===== design/flow/config.mk =====
export PLATFORM = sky130hd
export DESIGN_NAME = DataAggregator
export DESIGN_NICKNAME = DataAggregator
export VERILOG_FILES = /design/flow/design.v
export SDC_FILE = /design/flow/constraint.sdc
export NUM_CORES = 4
export LEC_CHECK = 0
export CAP_MARGIN = 20
export CORE_MARGIN = 2
export CORE_UTILIZATION = 58
export CTS_CLUSTER_DIAMETER = 344
export CTS_CLUSTER_SIZE = 28
export PLACE_DENSITY = 0.6
export SLEW_MARGIN = 20
export TNS_END_PERCENT = 5

===== design/flow/constraint.sdc =====
create_clock -name core_clock -period 5.99 [get_ports {clk}]
set_input_delay 1.1980 -clock core_clock [delete_from_list [all_inputs] [get_ports {clk}]]
set_output_delay 1.1980 -clock core_clock [all_outputs]
set_load 0.01 [all_outputs]

===== design/flow/design.v =====
module DataAggregator(
           clk, reset, bit1, bit2, bit3, bit4, read_index_yaxis, read_index_xaxis,
           out_data_yaxis, out_data_xaxis, finished
       );
localparam MODE_WAIT_START = 0;
localparam MODE_WAIT_CHANNEL = 1;
localparam MODE_WAIT_DATA = 2;
localparam MODE_ASSIGN_DATA = 3;
input clk, reset;
input bit1, bit2, bit3, bit4;  
input [6:0] read_index_yaxis, read_index_xaxis;
output [15:0] out_data_yaxis;  
output [15:0] out_data_xaxis;  
output finished;
reg [15:0] data_yaxis [0:127];
reg [15:0] data_xaxis [0:127];
reg [15:0] bit1_data_buffer, bit2_data_buffer, bit3_data_buffer, bit4_data_buffer;
reg [3:0] bit1_data_buffer_index, bit2_data_buffer_index, bit3_data_buffer_index, bit4_data_buffer_index;
reg [4:0] data_index_yaxis1, data_index_yaxis2, data_index_yaxis3, data_index_yaxis4;
reg [4:0] data_index_xaxis1, data_index_xaxis2, data_index_xaxis3, data_index_xaxis4;
reg data_yaxis1_valid, data_yaxis2_valid, data_yaxis3_valid, data_yaxis4_valid;
reg data_xaxis1_valid, data_xaxis2_valid, data_xaxis3_valid, data_xaxis4_valid;
reg channel_bit1, channel_bit2, channel_bit3, channel_bit4;
reg [1:0] mode_bit1, mode_bit2, mode_bit3, mode_bit4;
wire data_yaxis_valid, data_xaxis_valid;
integer i;
always @(posedge clk) begin
    if (reset) begin
        for (i = 0; i < 128; i = i + 1) begin
            data_yaxis[i] <= 0;
            data_xaxis[i] <= 0;
        end
        bit1_data_buffer <= 0;
        bit2_data_buffer <= 0;
        bit3_data_buffer <= 0;
        bit4_data_buffer <= 0;
        bit1_data_buffer_index <= 0;
        bit2_data_buffer_index <= 0;
        bit3_data_buffer_index <= 0;
        bit4_data_buffer_index <= 0;
        data_index_yaxis1 <= 31;
        data_index_yaxis2 <= 31;
        data_index_yaxis3 <= 31;
        data_index_yaxis4 <= 31;
        data_index_xaxis1 <= 31;
        data_index_xaxis2 <= 31;
        data_index_xaxis3 <= 31;
        data_index_xaxis4 <= 31;
        data_yaxis1_valid <= 0;
        data_yaxis2_valid <= 0;
        data_yaxis3_valid <= 0;
        data_yaxis4_valid <= 0;
        data_xaxis1_valid <= 0;
        data_xaxis2_valid <= 0;
        data_xaxis3_valid <= 0;
        data_xaxis4_valid <= 0;
        channel_bit1 <= 0;
        channel_bit2 <= 0;
        channel_bit3 <= 0;
        channel_bit4 <= 0;
        mode_bit1 <= MODE_WAIT_START;
        mode_bit2 <= MODE_WAIT_START;
        mode_bit3 <= MODE_WAIT_START;
        mode_bit4 <= MODE_WAIT_START;
    end else begin
        if (mode_bit1 == MODE_WAIT_START) begin
            if (bit1) begin
                mode_bit1 <= MODE_WAIT_CHANNEL;
            end
        end else if (mode_bit1 == MODE_WAIT_CHANNEL) begin
            channel_bit1 <= bit1;
            mode_bit1 <= MODE_WAIT_DATA;
            bit1_data_buffer_index <= 15;
        end else if (mode_bit1 == MODE_WAIT_DATA) begin
            bit1_data_buffer[bit1_data_buffer_index] <= bit1;
            if (bit1_data_buffer_index >= 1) begin
                bit1_data_buffer_index <= bit1_data_buffer_index - 1;
            end else begin
                mode_bit1 <= MODE_ASSIGN_DATA;
            end
        end else if (mode_bit1 == MODE_ASSIGN_DATA) begin
            mode_bit1 <= MODE_WAIT_START;
            if (channel_bit1 == 0) begin  
                data_yaxis[data_index_yaxis1] <= bit1_data_buffer;
                if (data_index_yaxis1 >= 1) begin
                    data_index_yaxis1 <= data_index_yaxis1 - 1;
                    data_yaxis1_valid <= 0;
                end else begin
                    data_index_yaxis1 <= 31;
                    data_yaxis1_valid <= 1;
                end
            end else begin  
                data_yaxis[32 + data_index_yaxis2] <= bit1_data_buffer;
                if (data_index_yaxis2 >= 1) begin
                    data_index_yaxis2 <= data_index_yaxis2 - 1;
                    data_yaxis2_valid <= 0;
                end else begin
                    data_index_yaxis2 <= 31;
                    data_yaxis2_valid <= 1;
                end
            end
        end
        if (mode_bit2 == MODE_WAIT_START) begin
            if (bit2) begin
                mode_bit2 <= MODE_WAIT_CHANNEL;
            end
        end else if (mode_bit2 == MODE_WAIT_CHANNEL) begin
            channel_bit2 <= bit2;
            mode_bit2 <= MODE_WAIT_DATA;
            bit2_data_buffer_index <= 15;
        end else if (mode_bit2 == MODE_WAIT_DATA) begin
            bit2_data_buffer[bit2_data_buffer_index] <= bit2;
            if (bit2_data_buffer_index >= 1) begin
                bit2_data_buffer_index <= bit2_data_buffer_index - 1;
            end else begin
                mode_bit2 <= MODE_ASSIGN_DATA;
            end
        end else if (mode_bit2 == MODE_ASSIGN_DATA) begin
            mode_bit2 <= MODE_WAIT_START;
            if (channel_bit2 == 0) begin  
                data_yaxis[64 + data_index_yaxis3] <= bit2_data_buffer;
                if (data_index_yaxis3 >= 1) begin
                    data_index_yaxis3 <= data_index_yaxis3 - 1;
                    data_yaxis3_valid <= 0;
                end else begin
                    data_index_yaxis3 <= 31;
                    data_yaxis3_valid <= 1;
                end
            end else begin  
                data_yaxis[96 + data_index_yaxis4] <= bit2_data_buffer;
                if (data_index_yaxis4 >= 1) begin
                    data_index_yaxis4 <= data_index_yaxis4 - 1;
                    data_yaxis4_valid <= 0;
                end else begin
                    data_index_yaxis4 <= 31;
                    data_yaxis4_valid <= 1;
                end
            end
        end
        if (mode_bit3 == MODE_WAIT_START) begin
            if (bit3) begin
                mode_bit3 <= MODE_WAIT_CHANNEL;
            end
        end else if (mode_bit3 == MODE_WAIT_CHANNEL) begin
            channel_bit3 <= bit3;
            mode_bit3 <= MODE_WAIT_DATA;
            bit3_data_buffer_index <= 15;
        end else if (mode_bit3 == MODE_WAIT_DATA) begin
            bit3_data_buffer[bit3_data_buffer_index] <= bit3;
            if (bit3_data_buffer_index >= 1) begin
                bit3_data_buffer_index <= bit3_data_buffer_index - 1;
            end else begin
                mode_bit3 <= MODE_ASSIGN_DATA;
            end
        end else if (mode_bit3 == MODE_ASSIGN_DATA) begin
            mode_bit3 <= MODE_WAIT_START;
            if (channel_bit3 == 0) begin  
                data_xaxis[data_index_xaxis1] <= bit3_data_buffer;
                if (data_index_xaxis1 >= 1) begin
                    data_index_xaxis1 <= data_index_xaxis1 - 1;
                    data_xaxis1_valid <= 0;
                end else begin
                    data_index_xaxis1 <= 31;
                    data_xaxis1_valid <= 1;
                end
            end else begin  
                data_xaxis[32 + data_index_xaxis2] <= bit3_data_buffer;
                if (data_index_xaxis2 >= 1) begin
                    data_index_xaxis2 <= data_index_xaxis2 - 1;
                    data_xaxis2_valid <= 0;
                end else begin
                    data_index_xaxis2 <= 31;
                    data_xaxis2_valid <= 1;
                end
            end
        end
        if (mode_bit4 == MODE_WAIT_START) begin
            if (bit4) begin
                mode_bit4 <= MODE_WAIT_CHANNEL;
            end
        end else if (mode_bit4 == MODE_WAIT_CHANNEL) begin
            channel_bit4 <= bit4;
            mode_bit4 <= MODE_WAIT_DATA;
            bit4_data_buffer_index <= 15;
        end else if (mode_bit4 == MODE_WAIT_DATA) begin
            bit4_data_buffer[bit4_data_buffer_index] <= bit4;
            if (bit4_data_buffer_index >= 1) begin
                bit4_data_buffer_index <= bit4_data_buffer_index - 1;
            end else begin
                mode_bit4 <= MODE_ASSIGN_DATA;
            end
        end else if (mode_bit4 == MODE_ASSIGN_DATA) begin
            mode_bit4 <= MODE_WAIT_START;
            if (channel_bit4 == 0) begin  
                data_xaxis[64 + data_index_xaxis3] <= bit4_data_buffer;
                if (data_index_xaxis3 >= 1) begin
                    data_index_xaxis3 <= data_index_xaxis3 - 1;
                    data_xaxis3_valid <= 0;
                end else begin
                    data_index_xaxis3 <= 31;
                    data_xaxis3_valid <= 1;
                end
            end else begin  
                data_xaxis[96 + data_index_xaxis4] <= bit4_data_buffer;
                if (data_index_xaxis4 >= 1) begin
                    data_index_xaxis4 <= data_index_xaxis4 - 1;
                    data_xaxis4_valid <= 0;
                end else begin
                    data_index_xaxis4 <= 31;
                    data_xaxis4_valid <= 1;
                end
            end
        end
    end
end
assign out_data_yaxis = data_yaxis[read_index_yaxis];
assign out_data_xaxis = data_xaxis[read_index_xaxis];
assign data_yaxis_valid = (data_yaxis1_valid && data_yaxis2_valid && data_yaxis3_valid && data_yaxis4_valid);
assign data_xaxis_valid = (data_xaxis1_valid && data_xaxis2_valid && data_xaxis3_valid && data_xaxis4_valid);
assign finished = (data_yaxis_valid && data_xaxis_valid);
endmodule

===== design/flow/run.sh =====
#!/bin/bash
# the make line also repeats each setting of config.mk as NAME=value (left out here)
make -C /OpenROAD-flow-scripts/flow DESIGN_CONFIG=/design/flow/config.mk WORK_HOME=/design/flow/orfs CLKGATE_MAP_FILE= finish

==> results of run 1 <==
-- routing by layer --
metal	wire length, microns	global-route usage, %	share of wire (%)	up-vias
met4	12100	6.44	2.3	16
met2	244000	47.6	47	4148
met5	84	0	0.016	-
met1	216000	46.0	41	54800
met3	49700	6.47	9.5	521
li1	-	-	-	43600
-- layout make-up --
type | count | share of cell area (%)
Sequential cell | 4244 | 61.2
Antenna cell | 12 | 0.0146
Clock inverter | 1 | 0.00790
Tap cell | 4387 | 2.67
Timing Repair Buffer | 578 | 2.66
Clock buffer | 291 | 2.40
Multi-Input combinational cell | 6730 | 30.9
Inverter | 38 | 0.0693
-- metrics by stage --
step | hold WS [ps] | utilization [%]
floorplan | 408 | -
global placement | 424 | 60.3
detailed placement | 441 | 60.3
CTS | 469 | 61.8
global route | 496 | 61.8
finish | 469 | 61.8
==> deck_impl_summary.md, run 1 <==
Key Metrics from the Run

Status
  • Outcome: no timing/DRC/antenna violations

Floorplan
  • Io pins: ~53
  • Die area: approximately 340,000 sq um
  • Die Span Y: 582 microns
  • Total core area: between 300,000 and 400,000 sq um
  • Row count: around 210
  • Starting Density: between 50% and 60%
  • Die Span X: between 500 and 600 microns

Timing
  • Setup_tns: 0 ps
  • RSZ-0062 raised after global routing: false
  • Final worst slack: about 190 ps
  • Period Utilization, post-route: a little over nine tenths
  • Fin crit period: between 5000 and 6000 ps
  • Max-slew violations: 0
  • Worst Tran Pin Value: approximately 1100 ps
  • Clk_skew: 34.5 ps
  • Max_slew headroom: between 20 and 25%
  • Setup violators final: 0
  • Fmax: about 170 MHz
  • Count of final hold-check violations: 0

Finish
  • Combinational gate area: 63,700 sq um
  • # nets final: around 12,000
  • Register area: 126,000 sq um
  • Post-Layout Cell Count: ~16,000
  • Fillers: 24,200
  • Syn-to-layout area delta: 6.07%
  • Fin area: 206,000 sq um

Detailed routing
  • Overall routed net length: about 520,000 microns
  • DRT Pass-1 Iters: 5
  • # DRC: 0
  • Vias per inst: approximately 6.3
  • DRT antenna net count: 0
  • Wire per inst: between 30 and 40 microns
  • Via count: 103,000
  • DRT iter0 DRCs: about 12,000

Run
  • Max Cap Viol: 0
  • Tool warnings: around 57

Critical path
  • R2R Path End: data_yaxis[48][12]$_SDFFCE_PN0P_
  • Critical path's top delay family: multiplexers
  • R2R Path Start: mode_bit1[0]$_DFF_P_
  • Reg2reg path depth: 6
  • R2R setup slack: just under 2000 ps
  • Most frequent CP cell: mux4_2
  • Crit. Startpoint: read_index_xaxis[0]
  • Critical path cell sequence: buf_8, buf_12, buf_4, mux4_2, mux4_2, mux4_2, mux2_2, clkdlybuf4s50_1
  • CP Max Fanout: 12
  • Arrival time at the worst endpoint: between 4000 and 5000 ps
  • Max stage delay cell, worst path: mux4_2
  • CP Depth: 8
  • CP max stage delay: 650 ps
  • Crit. End Element: output port
  • Setup CP Type: input port to output port
  • End of the critical path: out_data_xaxis[13]
  • Req. time, crit path: around 4800 ps
  • Setup crit start kind: input port
  • Buffers and inverters on the worst path: 4

Global routing
  • Pin count of the biggest net entering global routing: between 80 and 90
  • Total GRT Usage: a little under a third
  • First-pass GRT wire length: around 750,000 microns
  • Initial antenna violation count: 58
  • Grt ovf: 0
  • Vias in the first global route: roughly 100k

Clocking
  • Total clock sinks: 4,244
  • Clock slew at reported path FFs: around 110 ps
  • Clk Latency, worst-skew pair: ~950 ps
  • CTS tree: done
  • Clock buffer depth: 4
  • Total CTS buffers: approximately 170
  • Setup repair bufs after CTS: 0
  • CTS resizes: 0
  • H-tree levels: 4
  • Clk root buf: clkbuf_16
  • Hold Buf Count CTS: 0

Pwr
  • Power share of the clock group: around 28%
  • P_seq: 34,100 uW
  • Max power group: registers
  • Total Power: ~54,000 uW
  • LEAKAGE: roughly 0.07 uW
  • Clock Power: between 10,000 and 15,000 uW
  • Logic gate share of total power: under 10%
  • Net Switching: approximately 12,000 uW
  • PD cells: 260 nW/um^2
  • Sw frac: about 23%
  • Seq pwr share: 63.6%
  • Comb pwr: 4620 uW
  • P_int: ~41,000 uW
  • VDD IR-drop max: slightly above 0.0003 V

Synth
  • Synthesized area per cell: about 16 sq um
  • Yosys Chip Area: 194,000 sq um
  • AO/OA Area Share: less than 1%
  • Dominant cell area share: 63.4%
  • Post-Syn Area: around 190,000 sq um
  • Post-Syn Instances: about 12,000
  • Post-synth regs: between 4,000 and 5,000
  • Yosys cell types: approximately 65
  • Primary FF master, synth: edfxtp_1
  • Ys Warns: 1
  • Most common library cells after synthesis: and2_1 (4,097), edfxtp_1 (4,096), mux4_2 (1,344)
  • Synth area leader: edfxtp_1
  • Sequential cell area fraction in the yosys report: roughly 65%
  • XOR/XNOR Area Share: less than 1%
  • Count leader, synth: and2_1
  • Main logic family: multiplexers
  • And+or+nand+nor area frac: 15.8%
  • Asr flop ratio synth: 0%
  • Mux area share: between 10% and 20%
  • EDFF count, synth: roughly 4,100
  • Ys cells: around 12,000
  • Cell area leaders: edfxtp_1 (63%), mux4_2 (16%), and2_1 (13%)
  • Nets at Floorplan: 12,200
  • Adders+Majority by Area: less than 1%

Place
  • IO Port Bufs: roughly 52
  • DP Wirelength: between 300,000 and 400,000 microns
  • Placer's final routability congestion estimate: roughly 0.84
  • Placed Area: between 200,000 and 250,000 sq um
  • Placed cells: around 16,000
  • Pre-CTS WS: roughly 220 ps

Worst hold path
  • WHS Endpoint: mode_bit1[0]$_DFF_P_
  • Hold_sp: mode_bit1[3]$_DFF_P_
  • Hold Crit Class: flip-flop to flip-flop
  • Worst Hold Depth: 2
==> inputs of run 2 (changes only) <==
Settings changed: CAP_MARGIN 20 to 40, CORE_UTILIZATION 58 to 72, CTS_CLUSTER_DIAMETER 344 to 392, CTS_CLUSTER_SIZE 28 to unset, PLACE_DENSITY 0.6 to unset, PLACE_DENSITY_LB_ADDON set to 0.29, SETUP_SLACK_MARGIN set to 0.01, TNS_END_PERCENT 5 to unset.
Clock period 5.99 ns to 4.47 ns, I/O delays scaled along.
==> run 2 against run 1 <==
Effect of this change:
- combinational power up 44%
- wire length up 4.2%
- synthesized cell count stayed put
- non-clock buffer count rose by 223
- global-route usage is 8.7 points higher
- sequential cell count unchanged
- largest cell class unchanged
- now fails the layout checks on setup timing
==> deck_impl_summary.md, run 2 <==
Key Metrics from the Run

Detailed routing
  • DRT iter0 DRCs: 17,900 (was 12,100)
  • Overall routed net length: 544,000 microns (was 522,000 microns)
  • Wire per inst: 33.7 microns (was 32.0 microns)
  • # DRC: 0 (unchanged)
  • Via count: 114,000 (was 103,000)
  • DRT antenna net count: 0 (unchanged)
  • Vias per inst: 7.09 (was 6.33)
  • DRT Pass-1 Iters: 8 (was 5)

Timing
  • Max_slew headroom: 36.2% (was 24.1%)
  • Hold_ws: 458 ps (was 469 ps)
  • Max-slew violations: 0 (unchanged)
  • Fmax: ~210 MHz
  • Period Utilization, post-route: 107% (was 96.9%)
  • Clk_skew: 34.8 ps (was 34.5 ps)
  • Fin crit period: roughly 4800 ps
  • RSZ-0062 raised after global routing: true (was false)
  • Worst Tran Pin Value: 953 ps (was 1130 ps)
  • Setup violators final: 32 (was 0)
  • Count of final hold-check violations: 0 (unchanged)
  • Final worst slack: -328 ps (was 188 ps)
  • Setup_tns: -7690 ps (was 0 ps)

Critical path
  • Crit. End Element: output port (unchanged)
  • Buffers and inverters on the worst path: 7 (was 4)
  • CP Max Fanout: 7 (was 12)
  • CP Depth: 11 (was 8)
  • Arrival time at the worst endpoint: 3900 ps (was 4600 ps)
  • Max stage delay cell, worst path: mux4_2 (unchanged)
  • Most frequent CP cell: mux4_2 (unchanged)
  • R2R Path Start: mode_bit1[1]$_DFF_P_ (was mode_bit1[0]$_DFF_P_)
  • Critical path cell sequence: buf_8, buf_12, buf_16, buf_16, buf_4, buf_12, mux4_2, mux4_2, mux4_2, mux2_4, buf_6 (was buf_8, buf_12, buf_4, mux4_2, mux4_2, mux4_2, mux2_2, clkdlybuf4s50_1)
  • Reg2reg path depth: 7 (was 6)
  • R2R setup slack: 600 ps (was 1990 ps)
  • Req. time, crit path: 3580 ps (was 4790 ps)
  • CP max stage delay: 640 ps (was 650 ps)
  • Critical path's top delay family: multiplexers (unchanged)
  • R2R Path End: data_yaxis[24][15]$_SDFFCE_PN0P_ (was data_yaxis[48][12]$_SDFFCE_PN0P_)
  • Setup crit start kind: input port (unchanged)
  • Crit. Startpoint: read_index_yaxis[0] (was read_index_xaxis[0])
  • Setup CP Type: input port to output port (unchanged)
  • End of the critical path: out_data_yaxis[1] (was out_data_xaxis[13])

Floorplan
  • Die Span X: 523 microns (was 582 microns)
  • Starting Density: 72.4% (was 58.3%)
  • Io pins: 53 (unchanged)
  • Die Span Y: 523 microns (was 582 microns)
  • Die area: 274,000 sq um (was 339,000 sq um)
  • Total core area: 268,000 sq um (was 333,000 sq um)
  • Row count: 190 (was 212)

Global routing
  • Total GRT Usage: 39.5% (was 30.9%)
  • Grt ovf: 0 (unchanged)
  • Initial antenna violation count: 61 (was 58)
  • First-pass GRT wire length: 778,000 microns (was 748,000 microns)
  • Vias in the first global route: 115,000 (was 103,000)
  • Pin count of the biggest net entering global routing: 71 (was 89)

Synth
  • Primary FF master, synth: edfxtp_1 (unchanged)
  • And+or+nand+nor area frac: 15.8% (unchanged)
  • Ys cells: 12,100 (unchanged)
  • XOR/XNOR Area Share: 0.181% (unchanged)
  • Mux area share: 16.0% (unchanged)
  • Nets at Floorplan: 12,200 (unchanged)
  • Count leader, synth: and2_1 (unchanged)
  • Most common library cells after synthesis: and2_1 (4,097), edfxtp_1 (4,096), mux4_2 (1,344) (unchanged)
  • Main logic family: multiplexers (unchanged)
  • EDFF count, synth: 4,096 (unchanged)
  • AO/OA Area Share: 0.555% (unchanged)
  • Post-Syn Instances: 12,100 (unchanged)
  • Ys Warns: 1 (unchanged)
  • Yosys cell types: 65 (unchanged)
  • Post-synth regs: 4,244 (unchanged)
  • Cell area leaders: edfxtp_1 (63%), mux4_2 (16%), and2_1 (13%) (unchanged)
  • Synthesized area per cell: 16.0 sq um (unchanged)
  • Adders+Majority by Area: 0.251% (unchanged)
  • Synth area leader: edfxtp_1 (unchanged)
  • Post-Syn Area: 194,000 sq um (unchanged)
  • Asr flop ratio synth: 0% (unchanged)
  • Sequential cell area fraction in the yosys report: 64.9% (unchanged)
  • Dominant cell area share: 63.4% (unchanged)
  • Yosys Chip Area: 194,000 sq um (unchanged)

Pwr
  • Seq pwr share: 52.1% (was 63.6%)
  • Sw frac: 22.5% (was 22.8%)
  • Comb pwr: 6630 uW (was 4620 uW)
  • Clock Power: 35,600 uW (was 14,900 uW)
  • Max power group: registers (unchanged)
  • Power share of the clock group: 40.4% (was 27.8%)
  • PD cells: 406 nW/um^2 (was 260 nW/um^2)
  • VDD IR-drop max: 0.000413 V (was 0.000304 V)
  • Net Switching: 19,800 uW (was 12,200 uW)
  • Logic gate share of total power: 7.5% (was 8.6%)
  • LEAKAGE: 0.0762 uW (was 0.0700 uW)
  • P_int: 68,300 uW (was 41,400 uW)
  • P_seq: 45,900 uW (was 34,100 uW)
  • Total Power: 88,100 uW (was 53,600 uW)

Clocking
  • Clock slew at reported path FFs: 60 ps (was 110 ps)
  • H-tree levels: 5 (was 4)
  • Clk Latency, worst-skew pair: 920 ps (was 950 ps)
  • Clock buffer depth: 4 (unchanged)
  • Hold Buf Count CTS: 0 (unchanged)
  • Total clock sinks: 4,244 (unchanged)
  • Clk root buf: clkbuf_16 (unchanged)
  • Total CTS buffers: 418 (was 173)
  • CTS tree: done (unchanged)

Run
  • Max Cap Viol: 0 (unchanged)
  • Tool warnings: 57 (unchanged)

Worst hold path
  • WHS Endpoint: mode_bit2[0]$_DFF_P_ (was mode_bit1[0]$_DFF_P_)
  • Hold_sp: mode_bit2[3]$_DFF_P_ (was mode_bit1[3]$_DFF_P_)
  • Worst Hold Depth: 2 (unchanged)
  • Hold Crit Class: flip-flop to flip-flop (unchanged)

Finish
  • # nets final: 12,300 (was 11,800)
  • Syn-to-layout area delta: 11.8% (was 6.07%)
  • Util after Layout: 81.0% (was 61.8%)
  • Fillers: 11,900 (was 24,200)

Place
  • Placer's final routability congestion estimate: 0.900 (was 0.843)
  • IO Port Bufs: 52 (unchanged)
  • DP Wirelength: 314,000 microns (was 319,000 microns)

Status
  • Outcome: finished with violations (was no timing/DRC/antenna violations)
  • Layout violations: setup timing
-- run 2: through the flow --
stage / cell area [sq um] / cells / setup WS [ps]
global placement: 201000 / 15200 / -582
CTS: 216000 / 16100 / -246
finish: 217000 / 16100 / -328
detailed placement: 201000 / 15300 / -619
global route: 217000 / 16100 / -309
floorplan: 194000 / 12100 / 269
-- run 2: what timing repair did --
item                                    4_1_cts  5_1_grt
gates cloned                                 18        9
gates resized                               283       29
endpoints found under the setup margin       32       32
buffers inserted                             68       24
-- run 2: final cells by class --
class	count	area, sq um	area share, %
clock buffers	537	11300	5.20
clock inverters	225	2180	1.00
repair buffers	801	9020	4.16
flip-flops and latches	4244	126000	58.1
inverters	38	143	0.0658
diodes	14	35.0	0.0161
multi-input cells	6730	63800	29.4
well taps	3552	4440	2.05
-- run 2: layer usage --
layer	routed length (microns)	share of wire, %	GRT usage (%)	vias up
met1	174000	32	53.2	57600
met2	258000	47	61.2	9911
met3	82300	15	11.4	1865
met5	372	0.068	0	-
met4	29700	5.5	17.6	46
li1	-	-	-	44900
==> inputs of run 3 (changes only) <==
Settings changed: ABC_AREA set to 1, CAP_MARGIN 40 to 20, CELL_PAD_IN_SITES_GLOBAL_PLACEMENT set to 0, CORE_ASPECT_RATIO set to 1.16, CORE_MARGIN 2 to 7, CORE_UTILIZATION 72 to 38, CTS_CLUSTER_DIAMETER 392 to 50, CTS_CLUSTER_SIZE set to 53, GPL_ROUTABILITY_DRIVEN set to 0, GPL_TIMING_DRIVEN set to 1, PLACE_DENSITY set to 0.6, PLACE_DENSITY_LB_ADDON 0.29 to unset, SETUP_SLACK_MARGIN 0.01 to 0.03, TNS_END_PERCENT set to 60.
Clock period 4.47 ns to 8.54 ns, I/O delays scaled along.
==> run 3 against run 2 <==
Effect of this change:
- the run now finishes clean
- core utilization is 39 points lower
- final cell count is 59% higher
- synthesized cell count is 62% higher
- count of clock-buffer cells in the layout is 114 lower
- critical path depth rose by 2
- combinational power down 52%
- register-to-register slack gained 3000 ps
- sequential share of layout area is 1.7 points higher
- die size is 91% higher
- synthesized area shrank 1.3%
- highest routed layer unchanged
==> deck_impl_summary.md, run 3 <==
Key Metrics from the Run

Pwr
  • Sw frac: 25.1% (was 22.5%)
  • VDD IR-drop max: 0.000210 V (was 0.000413 V)
  • Logic gate share of total power: 6.9% (was 7.5%)
  • PD cells: 218 nW/um^2 (was 406 nW/um^2)
  • Max power group: registers (unchanged)
  • Net Switching: 11,600 uW (was 19,800 uW)
  • P_int: 34,400 uW (was 68,300 uW)
  • Comb pwr: 3190 uW (was 6630 uW)
  • Power share of the clock group: 41.1% (was 40.4%)
  • Total Power: 46,000 uW (was 88,100 uW)
  • LEAKAGE: 0.0712 uW (was 0.0762 uW)
  • Seq pwr share: 51.9% (was 52.1%)
  • P_seq: 23,900 uW (was 45,900 uW)
  • Clock Power: 18,900 uW (was 35,600 uW)

Critical path
  • Buffers and inverters on the worst path: 5 (was 7)
  • R2R Path Start: mode_bit2[2]$_DFF_P_ (was mode_bit1[1]$_DFF_P_)
  • CP Depth: 13 (was 11)
  • Setup CP Type: input port to output port (unchanged)
  • Most frequent CP cell: nand3_1 (was mux4_2)
  • Arrival time at the worst endpoint: 5490 ps (was 3900 ps)
  • Setup crit start kind: input port (unchanged)
  • End of the critical path: out_data_xaxis[1] (was out_data_yaxis[1])
  • R2R setup slack: 3630 ps (was 600 ps)
  • Critical path cell sequence: buf_8, inv_8, buf_12, buf_4, nand2_1, nand3_1, nand3_1, nand3_1, nand3_1, nand3_1, nand3_1, nand2_1, clkdlybuf4s50_1 (was buf_8, buf_12, buf_16, buf_16, buf_4, buf_12, mux4_2, mux4_2, mux4_2, mux2_4, buf_6)
  • CP max stage delay: 610 ps (was 640 ps)
  • Crit. Startpoint: read_index_xaxis[0] (was read_index_yaxis[0])
  • R2R Path End: data_yaxis[121][2]$_SDFFCE_PN0P_ (was data_yaxis[24][15]$_SDFFCE_PN0P_)
  • Req. time, crit path: 6830 ps (was 3580 ps)
  • Critical path's top delay family: buffers and inverters (was multiplexers)
  • CP Max Fanout: 65 (was 7)
  • Reg2reg path depth: 9 (was 7)
  • Crit. End Element: output port (unchanged)
  • Max stage delay cell, worst path: clkdlybuf4s50_1 (was mux4_2)

Synth
  • Ys cells: 19,600 (was 12,100)
  • Yosys cell types: 45 (was 65)
  • Adders+Majority by Area: 0.255% (was 0.251%)
  • Most common library cells after synthesis: nand2_1 (4,618), nor2_1 (4,205), nand3_1 (4,131) (was and2_1 (4,097), edfxtp_1 (4,096), mux4_2 (1,344))
  • Asr flop ratio synth: 0% (unchanged)
  • Post-synth regs: 4,244 (unchanged)
  • Main logic family: simple AND/OR/NAND/NOR gates (was multiplexers)
  • Ys Warns: 1 (unchanged)
  • Dominant cell area share: 64.2% (was 63.4%)
  • Synth area leader: edfxtp_1 (unchanged)
  • Sequential cell area fraction in the yosys report: 65.8% (was 64.9%)
  • EDFF count, synth: 4,096 (unchanged)
  • And+or+nand+nor area frac: 29.5% (was 15.8%)
  • Primary FF master, synth: edfxtp_1 (unchanged)
  • Cell area leaders: edfxtp_1 (64%), nand3_1 (11%), nand2_1 (9.1%) (was edfxtp_1 (63%), mux4_2 (16%), and2_1 (13%))
  • Nets at Floorplan: 19,700 (was 12,200)
  • AO/OA Area Share: 0.669% (was 0.555%)
  • Yosys Chip Area: 191,000 sq um (was 194,000 sq um)
  • Count leader, synth: nand2_1 (was and2_1)
  • Synthesized area per cell: 9.77 sq um (was 16.0 sq um)
  • Post-Syn Area: 191,000 sq um (was 194,000 sq um)
  • Mux area share: 0% (was 16.0%)
  • XOR/XNOR Area Share: 0.0640% (was 0.181%)
  • Post-Syn Instances: 19,600 (was 12,100)

Timing
  • Worst Tran Pin Value: 1210 ps (was 953 ps)
  • Max_slew headroom: 19.5% (was 36.2%)
  • Setup violators final: 0 (was 32)
  • Fin crit period: 7190 ps
  • Fmax: 139 MHz
  • Period Utilization, post-route: 84.2% (was 107%)
  • Max-slew violations: 0 (unchanged)
  • Final worst slack: 1350 ps (was -328 ps)
  • Hold_ws: 400 ps (was 458 ps)
  • Clk_skew: 121 ps (was 34.8 ps)
  • Count of final hold-check violations: 0 (unchanged)
  • RSZ-0062 raised after global routing: false (was true)
  • Setup_tns: 0 ps (was -7690 ps)

Clocking
  • Clk Latency, worst-skew pair: 1050 ps (was 920 ps)
  • Total clock sinks: 4,244 (unchanged)
  • Hold Buf Count CTS: 0 (unchanged)
  • CTS resizes: 0 (was 283)
  • Setup repair bufs after CTS: 0 (was 68)
  • Clock slew at reported path FFs: 80 ps (was 60 ps)
  • H-tree levels: 5 (unchanged)
  • Clk root buf: clkbuf_16 (unchanged)
  • Total CTS buffers: 396 (was 418)
  • CTS tree: done (unchanged)
  • Clock buffer depth: 4 (unchanged)

Worst hold path
  • Worst Hold Depth: 2 (unchanged)
  • Hold Crit Class: flip-flop to flip-flop (unchanged)
  • WHS Endpoint: mode_bit2[2]$_DFF_P_ (was mode_bit2[0]$_DFF_P_)
  • Hold_sp: mode_bit2[0]$_DFF_P_ (was mode_bit2[3]$_DFF_P_)

Global routing
  • Total GRT Usage: 22.0% (was 39.5%)
  • First-pass GRT wire length: 885,000 microns (was 778,000 microns)
  • Pin count of the biggest net entering global routing: 129 (was 71)
  • Vias in the first global route: 135,000 (was 115,000)
  • Initial antenna violation count: 9 (was 61)
  • Grt ovf: 0 (unchanged)

Place
  • DP Wirelength: 353,000 microns (was 314,000 microns)
  • IO Port Bufs: 52 (unchanged)
  • Pre-CTS WS: 1480 ps (was -619 ps)

Detailed routing
  • Wire per inst: 23.4 microns (was 33.7 microns)
  • # DRC: 0 (unchanged)
  • DRT iter0 DRCs: 17,000 (was 17,900)
  • Via count: 142,000 (was 114,000)
  • Overall routed net length: 602,000 microns (was 544,000 microns)
  • DRT Pass-1 Iters: 8 (unchanged)
  • DRT antenna net count: 0 (unchanged)
  • Vias per inst: 5.53 (was 7.09)

Floorplan
  • Starting Density: 38.2% (was 72.4%)
  • Io pins: 53 (unchanged)
  • Die Span Y: 779 microns (was 523 microns)
  • Row count: 280 (was 190)
  • Die Span X: 673 microns (was 523 microns)
  • Total core area: 501,000 sq um (was 268,000 sq um)
  • Die area: 524,000 sq um (was 274,000 sq um)

Finish
  • # nets final: 18,800 (was 12,300)
  • Util after Layout: 42.0% (was 81.0%)
  • Fillers: 47,800 (was 11,900)
  • Syn-to-layout area delta: 9.97% (was 11.8%)

Run
  • Max Cap Viol: 0 (unchanged)
  • Tool warnings: 77 (was 57)

Status
  • Outcome: no timing/DRC/antenna violations (was finished with violations)
## run 3: layer usage
| metal | vias up | routed length (microns) | global-route usage (%) |
|---|---|---|---|
| met5 | - | 52 | 0 |
| met2 | 6652 | 287000 | 36.3 |
| li1 | 64700 | - | - |
| met3 | 1248 | 47700 | 2.95 |
| met4 | 6 | 32400 | 10.4 |
| met1 | 69500 | 235000 | 28.9 |
## run 3: cell type report
cell class | instances | area (sq um) | share of cell area [%]
diodes | 6 | 15.0 | 0.00713
clock buffers | 423 | 10100 | 4.78
clock inverters | 318 | 3680 | 1.75
inverters | 218 | 956 | 0.454
multi-input cells | 13500 | 58300 | 27.7
flip-flops and latches | 4244 | 126000 | 59.8
well taps | 6627 | 8290 | 3.94
repair buffers | 320 | 3270 | 1.55
## run 3: stage by stage
stage / std cells / cell area [sq um]
6_report: 25700 / 211000
5_1_grt: 25700 / 211000
3_3_place_gp: 25000 / 197000
3_5_place_dp: 25000 / 197000
2_1_floorplan: 19600 / 191000
4_1_cts: 25700 / 211000
==> inputs of run 4 (changes only) <==
Settings changed: ABC_AREA 1 to unset, CELL_PAD_IN_SITES_GLOBAL_PLACEMENT 0 to unset, CORE_ASPECT_RATIO 1.16 to unset, CORE_MARGIN 7 to 2, CORE_UTILIZATION 38 to 72, CTS_CLUSTER_DIAMETER 50 to 392, CTS_CLUSTER_SIZE 53 to 20, GPL_ROUTABILITY_DRIVEN 0 to unset, GPL_TIMING_DRIVEN 1 to unset, PLACE_DENSITY 0.6 to unset, PLACE_DENSITY_LB_ADDON set to 0.0, SETUP_SLACK_MARGIN 0.03 to 0.04, TNS_END_PERCENT 60 to 10.
Clock period 8.54 ns to 4.47 ns, I/O delays scaled along.
==> run 4 against run 3 <==
Effect of this change:
- critical endpoint is now out_data_yaxis[10]
- register-to-register slack got worse by 2800 ps
- largest cell class unchanged
- the layout now fails its checks (setup timing)
- core utilization rose by 36 points
- critical path type unchanged
- sequential power rose by 91%
- hold slack improved by 63 ps
- die size fell by 48%
- global-route usage rose by 15 points
- sequential cell count did not move
- combinational power rose by 100%
- total power rose by 63%
- largest power group unchanged
==> deck_impl_summary.md, run 4 <==
Key Metrics from the Run

Global routing
  • Total GRT Usage: 36.9% (was 22.0%)
  • Grt ovf: 0 (unchanged)
  • Initial antenna violation count: 44 (was 9)
  • Pin count of the biggest net entering global routing: 108 (was 129)
  • Vias in the first global route: 106,000 (was 135,000)
  • First-pass GRT wire length: 727,000 microns (was 885,000 microns)

Pwr
  • Max power group: registers (unchanged)
  • Clock Power: 22,500 uW (was 18,900 uW)
  • Logic gate share of total power: 8.7% (was 6.9%)
  • PD cells: 357 nW/um^2 (was 218 nW/um^2)
  • Seq pwr share: 61.2% (was 51.9%)
  • Total Power: 74,700 uW (was 46,000 uW)
  • P_int: 58,000 uW (was 34,400 uW)
  • Sw frac: 22.3% (was 25.1%)
  • Power share of the clock group: 30.1% (was 41.1%)
  • Net Switching: 16,700 uW (was 11,600 uW)
  • P_seq: 45,700 uW (was 23,900 uW)
  • LEAKAGE: 0.0724 uW (was 0.0712 uW)
  • VDD IR-drop max: 0.000416 V (was 0.000210 V)
  • Comb pwr: 6520 uW (was 3190 uW)

Detailed routing
  • DRT iter0 DRCs: 15,100 (was 17,000)
  • Met3 WL: 66,800 microns (was 47,700 microns)
  • Vias per inst: 6.84 (was 5.53)
  • WL met1: 183,000 microns (was 235,000 microns)
  • Detail Route met2 WL: 235,000 microns (was 287,000 microns)
  • # DRC: 0 (unchanged)
  • DRT antenna net count: 0 (unchanged)
  • Via count: 107,000 (was 142,000)
  • DRT Pass-1 Iters: 9 (was 8)
  • Top Metal Used: met5 (unchanged)
  • Overall routed net length: 500,000 microns (was 602,000 microns)
  • Wire per inst: 31.9 microns (was 23.4 microns)

Clocking
  • Clock slew at reported path FFs: 80 ps (about the same)
  • Clk root buf: clkbuf_16 (unchanged)
  • H-tree levels: 4 (was 5)
  • Total CTS buffers: 234 (was 396)
  • CTS tree: done (unchanged)
  • Hold Buf Count CTS: 0 (unchanged)
  • Total clock sinks: 4,244 (unchanged)
  • Clk Latency, worst-skew pair: 960 ps (was 1050 ps)
  • Clock buffer depth: 4 (unchanged)

Floorplan
  • Die area: 274,000 sq um (was 524,000 sq um)
  • Io pins: 53 (unchanged)
  • Total core area: 268,000 sq um (was 501,000 sq um)
  • Die Span Y: 523 microns (was 779 microns)
  • Row count: 190 (was 280)
  • Starting Density: 72.4% (was 38.2%)
  • Die Span X: 523 microns (was 673 microns)

Synth
  • Post-Syn Instances: 12,100 (was 19,600)
  • Mux area share: 16.0% (was 0%)
  • Dominant cell area share: 63.4% (was 64.2%)
  • Post-synth regs: 4,244 (unchanged)
  • Yosys Chip Area: 194,000 sq um (was 191,000 sq um)
  • EDFF count, synth: 4,096 (unchanged)
  • Ys cells: 12,100 (was 19,600)
  • Asr flop ratio synth: 0% (unchanged)
  • Post-Syn Area: 194,000 sq um (was 191,000 sq um)
  • XOR/XNOR Area Share: 0.181% (was 0.0640%)
  • Sequential cell area fraction in the yosys report: 64.9% (was 65.8%)
  • Synth area leader: edfxtp_1 (unchanged)
  • Adders+Majority by Area: 0.251% (was 0.255%)
  • Nets at Floorplan: 12,200 (was 19,700)
  • And+or+nand+nor area frac: 15.8% (was 29.5%)
  • Ys Warns: 1 (unchanged)
  • AO/OA Area Share: 0.555% (was 0.669%)
  • Most common library cells after synthesis: and2_1 (4,097), edfxtp_1 (4,096), mux4_2 (1,344) (was nand2_1 (4,618), nor2_1 (4,205), nand3_1 (4,131))
  • Primary FF master, synth: edfxtp_1 (unchanged)
  • Count leader, synth: and2_1 (was nand2_1)
  • Synthesized area per cell: 16.0 sq um (was 9.77 sq um)
  • Yosys cell types: 65 (was 45)
  • Cell area leaders: edfxtp_1 (63%), mux4_2 (16%), and2_1 (13%) (was edfxtp_1 (64%), nand3_1 (11%), nand2_1 (9.1%))
  • Main logic family: multiplexers (was simple AND/OR/NAND/NOR gates)

Critical path
  • Setup CP Type: input port to output port (unchanged)
  • CP Depth: 10 (was 13)
  • R2R Path Start: mode_bit1[1]$_DFF_P_ (was mode_bit2[2]$_DFF_P_)
  • Arrival time at the worst endpoint: 3830 ps (was 5490 ps)
  • CP max stage delay: 650 ps (was 610 ps)
  • Req. time, crit path: 3580 ps (was 6830 ps)
  • Setup crit start kind: input port (unchanged)
  • R2R Path End: data_yaxis[18][14]$_SDFFCE_PN0P_ (was data_yaxis[121][2]$_SDFFCE_PN0P_)
  • R2R setup slack: 780 ps (was 3630 ps)
  • Reg2reg path depth: 5 (was 9)
  • Buffers and inverters on the worst path: 6 (was 5)
  • Max stage delay cell, worst path: mux4_2 (was clkdlybuf4s50_1)
  • Crit. Startpoint: read_index_yaxis[0] (was read_index_xaxis[0])
  • Critical path cell sequence: buf_16, buf_16, buf_12, buf_16, buf_8, mux4_2, mux4_2, mux4_2, mux2_4, buf_6 (was buf_8, inv_8, buf_12, buf_4, nand2_1, nand3_1, nand3_1, nand3_1, nand3_1, nand3_1, nand3_1, nand2_1, clkdlybuf4s50_1)
  • Crit. End Element: output port (unchanged)
  • Critical path's top delay family: multiplexers (was buffers and inverters)
  • End of the critical path: out_data_yaxis[10] (was out_data_xaxis[1])
  • CP Max Fanout: 6 (was 65)

Place
  • IO Port Bufs: 52 (unchanged)
  • Placer's final routability congestion estimate: 0.885
  • Placed cells: 15,200 (was 25,000)
  • DP Wirelength: 314,000 microns (was 353,000 microns)

Finish
  • Post-Layout Cell Count: 15,700 (was 25,700)
  • # nets final: 12,100 (was 18,800)
  • Util after Layout: 78.2% (was 42.0%)
  • Syn-to-layout area delta: 7.92% (was 9.97%)

Timing
  • Final worst slack: -254 ps (was 1350 ps)
  • Clk_skew: 41.2 ps (was 121 ps)
  • Fmax: between 200 and 250 MHz
  • RSZ-0062 raised after global routing: true (was false)
  • Count of final hold-check violations: 0 (unchanged)
  • Period Utilization, post-route: 106% (was 84.2%)
  • Worst Tran Pin Value: 1220 ps (was 1210 ps)
  • Setup violators final: 32 (was 0)
  • Max_slew headroom: 16.5% (was 19.5%)
  • Max-slew violations: 0 (unchanged)
  • Fin crit period: roughly 4700 ps

Worst hold path
  • Hold Crit Class: flip-flop to flip-flop (unchanged)
  • WHS Endpoint: mode_bit2[0]$_DFF_P_ (was mode_bit2[2]$_DFF_P_)
  • Worst Hold Depth: 2 (unchanged)
  • Hold_sp: mode_bit2[3]$_DFF_P_ (was mode_bit2[0]$_DFF_P_)

Status
  • Layout violations: setup timing
  • Outcome: finished with violations (was no timing/DRC/antenna violations)

Run
  • Max Cap Viol: 0 (unchanged)
  • Tool warnings: 59 (was 77)
run 4: stage by stage:
| stage | setup TNS, ps | worst slack [ps] | hold slack, ps | cell area, sq um |
|---|---|---|---|---|
| 2_1_floorplan | 0 | 269 | 408 | 194000 |
| 3_3_place_gp | -16810 | -565 | 418 | 201000 |
| 3_5_place_dp | -17230 | -588 | 447 | 201000 |
| 4_1_cts | -5540 | -261 | 404 | 209000 |
| 5_1_grt | -5890 | -264 | 438 | 209000 |
| 6_report | -5870 | -254 | 463 | 209000 |
run 4: area by class of cell:
cell class | count | area [sq um]
clock inverters | 2 | 25.0
flip-flops and latches | 4244 | 126000
diodes | 12 | 30.0
well taps | 3552 | 4440
inverters | 38 | 143
repair buffers | 753 | 8400
fillers | 14400 | 58500
clock buffers | 351 | 6490
multi-input cells | 6730 | 63900
run 4: what timing repair did:
action,CTS,global route
setup buffers,74,16
pin swaps,0,0
endpoints found under the setup margin,32,32
cloned,21,3
resized,291,36
run 4: metal layers:
layer / track usage, % / vias to the layer above
li1: - / 44200
met1: 54.2 / 55500
met4: 10.1 / 16
met3: 9.58 / 811
met2: 56.2 / 6727
met5: 0 / -
==> inputs of run 5 (changes only) <==
Settings changed: CTS_CLUSTER_SIZE 20 to unset, HOLD_SLACK_MARGIN set to 0.29, SETUP_SLACK_MARGIN 0.04 to 1.29, TNS_END_PERCENT 10 to 5.
==> run 5 against run 4 <==
Effect of this change:
- still fails the layout checks on setup timing
- total power grew 16%
- sequential power hardly changed
- combinational power increased by 0.9%
- critical path depth up 1
- synthesized area unchanged
- critical path type unchanged
- largest cell class unchanged
==> deck_impl_summary.md, run 5 <==
Key Metrics from the Run

Pwr
  • VDD IR-drop max: 0.000369 V (was 0.000416 V)
  • Max power group: registers (unchanged)
  • LEAKAGE: 0.0759 uW (was 0.0724 uW)
  • P_int: 67,500 uW (was 58,000 uW)
  • Power share of the clock group: 39.6% (was 30.1%)
  • Net Switching: 19,200 uW (was 16,700 uW)
  • Seq pwr share: 52.8% (was 61.2%)
  • P_seq: 45,800 uW (was 45,700 uW)
  • PD cells: 400 nW/um^2 (was 357 nW/um^2)
  • Comb pwr: 6580 uW (was 6520 uW)
  • Logic gate share of total power: 7.6% (was 8.7%)
  • Clock Power: 34,400 uW (was 22,500 uW)
  • Sw frac: 22.2% (was 22.3%)

Timing
  • Max_slew headroom: 36.1% (was 16.5%)
  • Fin crit period: 4770 ps (was 4720 ps)
  • RSZ-0062 raised after global routing: true (unchanged)
  • Count of final hold-check violations: 0 (unchanged)
  • Period Utilization, post-route: 107% (was 106%)
  • Fmax: 210 MHz (was 212 MHz)
  • Worst Tran Pin Value: 959 ps (was 1220 ps)
  • Setup violators final: 32 (unchanged)
  • Clk_skew: 39.8 ps (was 41.2 ps)
  • Max-slew violations: 0 (unchanged)
  • Hold_ws: 439 ps (was 463 ps)
  • Final worst slack: -299 ps (was -254 ps)

Clocking
  • Total CTS buffers: 419 (was 234)
  • CTS tree: done (unchanged)
  • Clk root buf: clkbuf_16 (unchanged)
  • Clk Latency, worst-skew pair: 960 ps (about the same)
  • Clock slew at reported path FFs: 60 ps (was 80 ps)
  • Total clock sinks: 4,244 (unchanged)
  • H-tree levels: 5 (was 4)
  • Clock buffer depth: 4 (unchanged)

Synth
  • Cell area leaders: edfxtp_1 (63%), mux4_2 (16%), and2_1 (13%) (unchanged)
  • Count leader, synth: and2_1 (unchanged)
  • Synth area leader: edfxtp_1 (unchanged)
  • EDFF count, synth: 4,096 (unchanged)
  • Asr flop ratio synth: 0% (unchanged)
  • Ys cells: 12,100 (unchanged)
  • And+or+nand+nor area frac: 15.8% (unchanged)
  • Post-Syn Instances: 12,100 (unchanged)
  • Most common library cells after synthesis: and2_1 (4,097), edfxtp_1 (4,096), mux4_2 (1,344) (unchanged)
  • Mux area share: 16.0% (unchanged)
  • Post-synth regs: 4,244 (unchanged)
  • Yosys Chip Area: 194,000 sq um (unchanged)
  • Main logic family: multiplexers (unchanged)
  • Adders+Majority by Area: 0.251% (unchanged)
  • AO/OA Area Share: 0.555% (unchanged)
  • Ys Warns: 1 (unchanged)
  • Nets at Floorplan: 12,200 (unchanged)
  • Yosys cell types: 65 (unchanged)
  • Dominant cell area share: 63.4% (unchanged)
  • Primary FF master, synth: edfxtp_1 (unchanged)
  • XOR/XNOR Area Share: 0.181% (unchanged)
  • Post-Syn Area: 194,000 sq um (unchanged)
  • Sequential cell area fraction in the yosys report: 64.9% (unchanged)
  • Synthesized area per cell: 16.0 sq um (unchanged)

Detailed routing
  • DRT Pass-1 Iters: 6 (was 9)
  • WL met1: 184,000 microns (was 183,000 microns)
  • Overall routed net length: 506,000 microns (was 500,000 microns)
  • DRT iter0 DRCs: 15,300 (was 15,100)
  • Vias per inst: 6.76 (was 6.84)
  • Met3 WL: 67,300 microns (was 66,800 microns)
  • Via count: 109,000 (was 107,000)
  • Detail Route met2 WL: 238,000 microns (was 235,000 microns)
  • Wire per inst: 31.4 microns (was 31.9 microns)
  • # DRC: 0 (unchanged)
  • Top Metal Used: met5 (unchanged)
  • DRT antenna net count: 0 (unchanged)

Worst hold path
  • Hold Crit Class: input port to flip-flop (was flip-flop to flip-flop)
  • WHS Endpoint: data_index_yaxis3[3]$_SDFFE_PP1P_ (was mode_bit2[0]$_DFF_P_)
  • Worst Hold Depth: 2 (unchanged)
  • Hold_sp: reset (was mode_bit2[3]$_DFF_P_)

Critical path
  • Crit. Startpoint: read_index_xaxis[0] (was read_index_yaxis[0])
  • R2R Path End: data_xaxis[107][7]$_SDFFCE_PN0P_ (was data_yaxis[18][14]$_SDFFCE_PN0P_)
  • Max stage delay cell, worst path: mux4_2 (unchanged)
  • R2R Path Start: mode_bit4[2]$_DFF_P_ (was mode_bit1[1]$_DFF_P_)
  • Crit. End Element: output port (unchanged)
  • CP max stage delay: 590 ps (was 650 ps)
  • Setup crit start kind: input port (unchanged)
  • Req. time, crit path: 3580 ps (about the same)
  • End of the critical path: out_data_xaxis[13] (was out_data_yaxis[10])
  • Buffers and inverters on the worst path: 7 (was 6)
  • Reg2reg path depth: 6 (was 5)
  • CP Depth: 11 (was 10)
  • Critical path's top delay family: multiplexers (unchanged)
  • R2R setup slack: 1130 ps (was 780 ps)
  • Setup CP Type: input port to output port (unchanged)
  • Critical path cell sequence: buf_16, buf_16, buf_12, buf_16, buf_12, buf_12, mux4_2, mux4_2, mux4_2, mux2_4, buf_6 (was buf_16, buf_16, buf_12, buf_16, buf_8, mux4_2, mux4_2, mux4_2, mux2_4, buf_6)
  • Arrival time at the worst endpoint: 3870 ps (was 3830 ps)
  • CP Max Fanout: 6 (unchanged)

Global routing
  • Total GRT Usage: 37.5% (was 36.9%)
  • Initial antenna violation count: 41 (was 44)
  • Grt ovf: 0 (unchanged)
  • Vias in the first global route: 109,000 (was 106,000)
  • Pin count of the biggest net entering global routing: 86 (was 108)
  • First-pass GRT wire length: 739,000 microns (was 727,000 microns)

Status
  • Layout violations: setup timing (unchanged)
  • Outcome: finished with violations (unchanged)

Floorplan
  • Die Span Y: 523 microns (unchanged)
  • Die Span X: 523 microns (unchanged)
  • Io pins: 53 (unchanged)
  • Total core area: 268,000 sq um (unchanged)
  • Starting Density: 72.4% (unchanged)
  • Row count: 190 (unchanged)
  • Die area: 274,000 sq um (unchanged)

Finish
  • Post-Layout Cell Count: 16,100 (was 15,700)
  • # nets final: 12,300 (was 12,100)
  • Fin area: 217,000 sq um (was 209,000 sq um)
  • Syn-to-layout area delta: 11.8% (was 7.92%)

Place
  • Pre-CTS WS: -615 ps (was -588 ps)
  • DP Wirelength: 308,000 microns (was 314,000 microns)
  • IO Port Bufs: 52 (unchanged)
  • Placed Area: 200,000 sq um (was 201,000 sq um)
  • Placer's final routability congestion estimate: 0.869 (was 0.885)
  • Placed cells: 15,200 (about the same)

Run
  • Tool warnings: 57 (was 59)
  • Max Cap Viol: 0 (unchanged)
run 5: per-stage QoR:
step           util (%)  TNS, ps  total power (uW)
2_1_floorplan         -        0             50100
3_5_place_dp       74.8   -17530             52700
5_1_grt            81.0    -7790             88600
3_3_place_gp       74.8   -17450             52500
4_1_cts            80.7    -5900             86600
6_report           81.0    -7520             86800
run 5: what timing repair did:
| item | CTS | global route |
|---|---|---|
| hold endpoints to repair | 0 | 0 |
| gates cloned | 31 | 3 |
| pin swaps | 16 | 33 |
| hold buffers | 0 | 0 |
| endpoints found under the setup margin | 1907 | 2352 |
| gates resized | 413 | 86 |
| setup buffers | 77 | 19 |
run 5: cell type report:
class | instances | area, sq um
Clock buffer | 547 | 11300
Fill cell | 13400 | 51000
Clock inverter | 216 | 1860
Inverter | 38 | 143
Antenna cell | 10 | 25.0
Multi-Input combinational cell | 6730 | 64300
Tap cell | 3552 | 4440
Timing Repair Buffer | 760 | 8760
Sequential cell | 4244 | 126000
run 5: per-layer routing:
metal,vias up,global-route usage [%]
met4,22,10.1
met1,56100,54.1
li1,44900,-
met2,6926,57.2
met5,-,0
met3,927,10.8
==> inputs of run 6 (changes only) <==
Settings changed: ABC_AREA set to 1, CTS_CLUSTER_DIAMETER 392 to unset, CTS_CLUSTER_SIZE set to 10, HOLD_SLACK_MARGIN 0.29 to unset, PLACE_DENSITY_LB_ADDON 0.0 to 0.04, SETUP_SLACK_MARGIN 1.29 to 2.15, TNS_END_PERCENT 5 to unset.
Clock period 4.47 ns to 7.57 ns, I/O delays scaled along.
==> run 6 against run 5 <==
Effect of this change:
- register-to-register slack gained 1600 ps
- total power fell by 41%
- synthesized area shrank 1.3%
- critical path type unchanged
- design area decreased by 2.8%
- final cell count grew 41%
- highest routed layer unchanged
- die size down 1.3%
- sequential power is 41% lower
- largest power group unchanged
- combinational power shrank 38%
- now clean on timing, DRC and antenna
- sequential share of layout area is 1.6 points higher
- clock skew grew 3.3 ps
- clock power down 42%
- first-iteration DRC count is 76% higher
==> deck_impl_summary.md, run 6 <==
Key Metrics from the Run

Critical path
  • Req. time, crit path: 6060 ps (was 3580 ps)
  • R2R Path End: data_yaxis[121][15]$_SDFFCE_PN0P_ (was data_xaxis[107][7]$_SDFFCE_PN0P_)
  • Reg2reg path depth: 9 (was 6)
  • Crit. End Element: output port (unchanged)
  • CP Max Fanout: 41 (was 6)
  • CP Depth: 13 (was 11)
  • Max stage delay cell, worst path: clkdlybuf4s50_1 (was mux4_2)
  • Setup crit start kind: input port (unchanged)
  • Buffers and inverters on the worst path: 5 (was 7)
  • Arrival time at the worst endpoint: 4090 ps (was 3870 ps)
  • End of the critical path: out_data_yaxis[13] (was out_data_xaxis[13])
  • Most frequent CP cell: nand3_1
  • CP max stage delay: 550 ps (was 590 ps)
  • R2R Path Start: mode_bit2[0]$_DFF_P_ (was mode_bit4[2]$_DFF_P_)
  • R2R setup slack: 2750 ps (was 1130 ps)
  • Critical path's top delay family: simple AND/OR/NAND/NOR gates (was multiplexers)
  • Crit. Startpoint: read_index_yaxis[0] (was read_index_xaxis[0])
  • Setup CP Type: input port to output port (unchanged)
  • Critical path cell sequence: buf_16, buf_12, inv_16, buf_12, nand2_1, nand3_1, nand3_1, nand3_1, nand3_2, nand3_4, nand3_1, nand2_2, clkdlybuf4s50_1 (was buf_16, buf_16, buf_12, buf_16, buf_12, buf_12, mux4_2, mux4_2, mux4_2, mux2_4, buf_6)

Floorplan
  • Io pins: 53 (unchanged)
  • Die area: 270,000 sq um (was 274,000 sq um)
  • Die Span Y: 520 microns (was 523 microns)
  • Total core area: 265,000 sq um (was 268,000 sq um)
  • Starting Density: 72.3% (was 72.4%)
  • Die Span X: 520 microns (was 523 microns)
  • Row count: 189 (was 190)

Global routing
  • Total GRT Usage: 43.6% (was 37.5%)
  • Vias in the first global route: 143,000 (was 109,000)
  • First-pass GRT wire length: 883,000 microns (was 739,000 microns)
  • Pin count of the biggest net entering global routing: 116 (was 86)
  • Grt ovf: 0 (unchanged)
  • Initial antenna violation count: 17 (was 41)

Finish
  • Fin area: 211,000 sq um (was 217,000 sq um)
  • Syn-to-layout area delta: 10.2% (was 11.8%)
  • # nets final: 19,000 (was 12,300)
  • Fillers: 16,300 (was 13,400)

Detailed routing
  • Via count: 152,000 (was 109,000)
  • Overall routed net length: 602,000 microns (was 506,000 microns)
  • DRT antenna net count: 0 (unchanged)
  • Wire per inst: 26.6 microns (was 31.4 microns)
  • Vias per inst: 6.72 (was 6.76)
  • DRT Pass-1 Iters: 7 (was 6)
  • DRT iter0 DRCs: 26,900 (was 15,300)
  • # DRC: 0 (unchanged)

Synth
  • Ys Warns: 1 (unchanged)
  • Adders+Majority by Area: 0.255% (was 0.251%)
  • EDFF count, synth: 4,096 (unchanged)
  • Synthesized area per cell: 9.77 sq um (was 16.0 sq um)
  • Mux area share: 0% (was 16.0%)
  • Post-Syn Area: 191,000 sq um (was 194,000 sq um)
  • And+or+nand+nor area frac: 29.5% (was 15.8%)
  • Cell area leaders: edfxtp_1 (64%), nand3_1 (11%), nand2_1 (9.1%) (was edfxtp_1 (63%), mux4_2 (16%), and2_1 (13%))
  • Ys cells: 19,600 (was 12,100)
  • Post-Syn Instances: 19,600 (was 12,100)
  • Most common library cells after synthesis: nand2_1 (4,618), nor2_1 (4,205), nand3_1 (4,131) (was and2_1 (4,097), edfxtp_1 (4,096), mux4_2 (1,344))
  • Yosys cell types: 45 (was 65)
  • Dominant cell area share: 64.2% (was 63.4%)
  • Asr flop ratio synth: 0% (unchanged)
  • Main logic family: simple AND/OR/NAND/NOR gates (was multiplexers)
  • Count leader, synth: nand2_1 (was and2_1)
  • AO/OA Area Share: 0.669% (was 0.555%)
  • Nets at Floorplan: 19,700 (was 12,200)
  • Synth area leader: edfxtp_1 (unchanged)
  • Primary FF master, synth: edfxtp_1 (unchanged)
  • Yosys Chip Area: 191,000 sq um (was 194,000 sq um)
  • Post-synth regs: 4,244 (unchanged)
  • Sequential cell area fraction in the yosys report: 65.8% (was 64.9%)
  • XOR/XNOR Area Share: 0.0640% (was 0.181%)

Timing
  • Period Utilization, post-route: 74.0% (was 107%)
  • Clk_skew: 43.0 ps (was 39.8 ps)
  • Max_slew headroom: 19.6% (was 36.1%)
  • Fin crit period: roughly 5600 ps
  • RSZ-0062 raised after global routing: true (unchanged)
  • Setup_tns: 0 ps (was -7520 ps)
  • Count of final hold-check violations: 0 (unchanged)
  • Setup violators final: 0 (was 32)
  • Worst Tran Pin Value: 1210 ps (was 959 ps)
  • Max-slew violations: 0 (unchanged)
  • Fmax: ~180 MHz

Pwr
  • Sw frac: 23.6% (was 22.2%)
  • Net Switching: 12,100 uW (was 19,200 uW)
  • Max power group: registers (unchanged)
  • P_int: 39,100 uW (was 67,500 uW)
  • VDD IR-drop max: 0.000253 V (was 0.000369 V)
  • Seq pwr share: 52.7% (was 52.8%)
  • Logic gate share of total power: 8.0% (was 7.6%)
  • PD cells: 243 nW/um^2 (was 400 nW/um^2)
  • P_seq: 27,000 uW (was 45,800 uW)
  • Clock Power: 20,100 uW (was 34,400 uW)
  • Power share of the clock group: 39.2% (was 39.6%)
  • LEAKAGE: 0.0732 uW (was 0.0759 uW)
  • Comb pwr: 4100 uW (was 6580 uW)

Worst hold path
  • Worst Hold Depth: 2 (unchanged)
  • Hold_sp: mode_bit1[3]$_DFF_P_ (was reset)
  • WHS Endpoint: mode_bit1[0]$_DFF_P_ (was data_index_yaxis3[3]$_SDFFE_PP1P_)
  • Hold Crit Class: flip-flop to flip-flop (was input port to flip-flop)

Run
  • Tool warnings: 60 (was 57)
  • Max Cap Viol: 0 (unchanged)

Place
  • Placed Area: 193,000 sq um (was 200,000 sq um)
  • DP Wirelength: 312,000 microns (was 308,000 microns)
  • IO Port Bufs: 52 (unchanged)
  • Placer's final routability congestion estimate: 0.949 (was 0.869)

Clocking
  • Total CTS buffers: 465 (was 419)
  • Total clock sinks: 4,244 (unchanged)
  • Clk Latency, worst-skew pair: 1010 ps (was 960 ps)
  • Clock buffer depth: 4 (unchanged)
  • H-tree levels: 5 (unchanged)
  • Clock slew at reported path FFs: 60 ps (about the same)
  • Clk root buf: clkbuf_16 (unchanged)
  • CTS tree: done (unchanged)

Status
  • Outcome: no timing/DRC/antenna violations (was finished with violations)
[run 6: what timing repair did]
action / 4_1_cts / 5_1_grt
cloned: 90 / 5
pin swaps: 29 / 20
setup buffers: 35 / 9
resized: 412 / 108
hold buffers: 0 / 0
setup endpoints to repair: 32 / 26
[run 6: routing by layer]
metal  wire, microns  track usage, %  vias up
li1                -               -    64900
met1          195000            58.8    71400
met2          265000            64.0    13500
met3           99800            12.2     2405
met4           41100            25.7       18
met5             211               0        -
[run 6: area by class of cell]
cell class / instances / area, sq um / area share (%)
Multi-Input combinational cell: 13500 / 59700 / 28.3
Sequential cell: 4244 / 126000 / 59.7
Timing Repair Buffer: 426 / 6790 / 3.22
Clock inverter: 16 / 178 / 0.0842
Clock buffer: 636 / 12500 / 5.93
Tap cell: 3533 / 4420 / 2.10
Inverter: 218 / 1050 / 0.498
Antenna cell: 13 / 32.5 / 0.0154
Timing Repair inverter: 18 / 230 / 0.109
[run 6: per-stage QoR]
stage	hold WS [ps]	utilization [%]	worst slack, ps	instances	total power, uW
after floorplan	417	-	2880	19600	29500
after global placement	432	72.8	1120	21800	30800
after detailed placement	440	72.8	1120	21800	30900
after CTS	450	79.3	2000	22600	50700
after global routing	477	79.6	2020	22600	52100
final	450	79.6	1970	22600	51200
==> inputs of run 7 (changes only) <==
Settings changed: CAP_MARGIN 20 to 40, CELL_PAD_IN_SITES_GLOBAL_PLACEMENT set to 0, CORE_ASPECT_RATIO set to 1.3, CTS_CLUSTER_SIZE 10 to 18, GPL_ROUTABILITY_DRIVEN set to 1, HOLD_SLACK_MARGIN set to 0.28, PLACE_DENSITY_LB_ADDON 0.04 to 0.28, SETUP_SLACK_MARGIN 2.15 to unset.
Clock period 7.57 ns to 4.47 ns, I/O delays scaled along.
==> run 7 against run 6 <==
Effect of this change:
- the layout now fails its checks (setup timing)
- first-iteration DRC count is 2.2% higher
- total power increased by 67%
- critical path depth down 1
- sequential share of layout area is 0.088 points higher
- sequential power up 69%
- wire length shrank 3.3%
- synthesized cell count stayed put
- die size about the same
- via count decreased by 0.59%
- sequential cell count unchanged
- highest routed layer unchanged
==> deck_impl_summary.md, run 7 <==
Key Metrics from the Run

Clocking
  • Total CTS buffers: 391 (was 465)
  • Clock slew at reported path FFs: 60 ps (about the same)
  • Hold Buf Count CTS: 0 (unchanged)
  • H-tree levels: 5 (unchanged)
  • Clk root buf: clkbuf_16 (unchanged)

Pwr
  • P_seq: 45,700 uW (was 27,000 uW)
  • Seq pwr share: 53.6% (was 52.7%)
  • VDD IR-drop max: 0.000458 V (was 0.000253 V)
  • Comb pwr: 6530 uW (was 4100 uW)
  • Net Switching: 20,000 uW (was 12,100 uW)
  • Power share of the clock group: 38.7% (was 39.2%)
  • LEAKAGE: 0.0735 uW (was 0.0732 uW)

Critical path
  • Critical path cell sequence: buf_8, buf_16, buf_16, nand2_1, nand3_1, nand3_1, nand3_1, nand3_1, nand3_1, nand3_1, nand2_1, clkdlybuf4s50_1 (was buf_16, buf_12, inv_16, buf_12, nand2_1, nand3_1, nand3_1, nand3_1, nand3_2, nand3_4, nand3_1, nand2_2, clkdlybuf4s50_1)
  • Critical path's top delay family: simple AND/OR/NAND/NOR gates (unchanged)
  • Max stage delay cell, worst path: clkdlybuf4s50_1 (unchanged)
  • CP Max Fanout: 73 (was 41)
  • Most frequent CP cell: nand3_1 (unchanged)
  • Buffers and inverters on the worst path: 4 (was 5)
  • R2R Path End: data_xaxis[79][5]$_SDFFCE_PN0P_ (was data_yaxis[121][15]$_SDFFCE_PN0P_)
  • Arrival time at the worst endpoint: 3700 ps (was 4090 ps)
  • Crit. End Element: output port (unchanged)
  • Req. time, crit path: 3580 ps (was 6060 ps)

Global routing
  • First-pass GRT wire length: 859,000 microns (was 883,000 microns)
  • Pin count of the biggest net entering global routing: 125 (was 116)
  • Vias in the first global route: 144,000 (was 143,000)
  • Grt ovf: 0 (unchanged)
  • Total GRT Usage: 42.1% (was 43.6%)

Floorplan
  • Starting Density: 72.5% (was 72.3%)
  • Die Span Y: 592 microns (was 520 microns)
  • Total core area: 264,000 sq um (was 265,000 sq um)
  • Row count: 215 (was 189)
  • Io pins: 53 (unchanged)
  • Die area: 270,000 sq um (about the same)

Synth
  • Post-Syn Area: 191,000 sq um (unchanged)
  • Primary FF master, synth: edfxtp_1 (unchanged)
  • Ys Warns: 1 (unchanged)
  • Adders+Majority by Area: 0.255% (unchanged)
  • Post-synth regs: 4,244 (unchanged)
  • Post-Syn Instances: 19,600 (unchanged)
  • Nets at Floorplan: 19,700 (unchanged)
  • Yosys Chip Area: 191,000 sq um (unchanged)
  • Main logic family: simple AND/OR/NAND/NOR gates (unchanged)
  • Synth area leader: edfxtp_1 (unchanged)
  • Dominant cell area share: 64.2% (unchanged)
  • XOR/XNOR Area Share: 0.0640% (unchanged)
  • Mux area share: 0% (unchanged)
  • Count leader, synth: nand2_1 (unchanged)
  • Cell area leaders: edfxtp_1 (64%), nand3_1 (11%), nand2_1 (9.1%) (unchanged)
  • Asr flop ratio synth: 0% (unchanged)
  • Most common library cells after synthesis: nand2_1 (4,618), nor2_1 (4,205), nand3_1 (4,131) (unchanged)

Detailed routing
  • Via count: 151,000 (was 152,000)
  • Wire per inst: 25.3 microns (was 26.6 microns)
  • DRT iter0 DRCs: 27,500 (was 26,900)
  • DRT antenna net count: 0 (unchanged)
  • Vias per inst: 6.59 (was 6.72)

Place
  • IO Port Bufs: 52 (unchanged)
  • Placed Area: 197,000 sq um (was 193,000 sq um)

Timing
  • Max_slew headroom: 38.6% (was 19.6%)
  • Final worst slack: -121 ps (was 1970 ps)
  • Setup violators final: 22 (was 0)
  • Max-slew violations: 0 (unchanged)
  • Clk_skew: 45.4 ps (was 43.0 ps)
  • Setup_tns: -1050 ps (was 0 ps)
  • Count of final hold-check violations: 0 (unchanged)

Status
  • Layout violations: setup timing
  • Outcome: finished with violations (was no timing/DRC/antenna violations)

Finish
  • Util after Layout: 79.7% (was 79.6%)

Run
  • Tool warnings: 74 (was 60)

Worst hold path
  • WHS Endpoint: mode_bit4[0]$_DFF_P_ (was mode_bit1[0]$_DFF_P_)
  • Worst Hold Depth: 2 (unchanged)
  • Hold_sp: mode_bit4[3]$_DFF_P_ (was mode_bit1[3]$_DFF_P_)
-- run 7: timing repair --
| action | in CTS | in global routing |
|---|---|---|
| gates resized | 19 | 107 |
| setup buffers | 0 | 3 |
| endpoints found under the setup margin | 17 | 32 |
| gates cloned | 1 | 11 |
-- run 7: metrics by stage --
stage,cells,power [uW],worst slack [ps],hold slack [ps]
finish,22900,85200,-121,471
global placement,22200,52300,-75.7,438
detailed placement,22200,52600,-125,463
floorplan,19600,50000,1020,417
global route,22900,86900,-138,503
CTS,22900,84600,-37.0,478
-- run 7: layout make-up --
type,instances,area (sq um)
Clock buffer,485,10400
Sequential cell,4244,126000
Antenna cell,17,42.5
Multi-Input combinational cell,13500,58800
Clock inverter,209,1840
Timing Repair Buffer,760,8350
Inverter,218,942
Tap cell,3472,4340
Fill cell,15400,53600
-- run 7: routing by layer --
metal	share of wire, %	global-route usage (%)	vias to the layer above
li1	-	-	65400
met1	31	52.0	70500
met2	46	66.2	12800
met3	14	8.08	2539
met4	9.0	32.8	10
met5	0.028	0.175	-
Power is estimated from default activity; no workload was simulated.
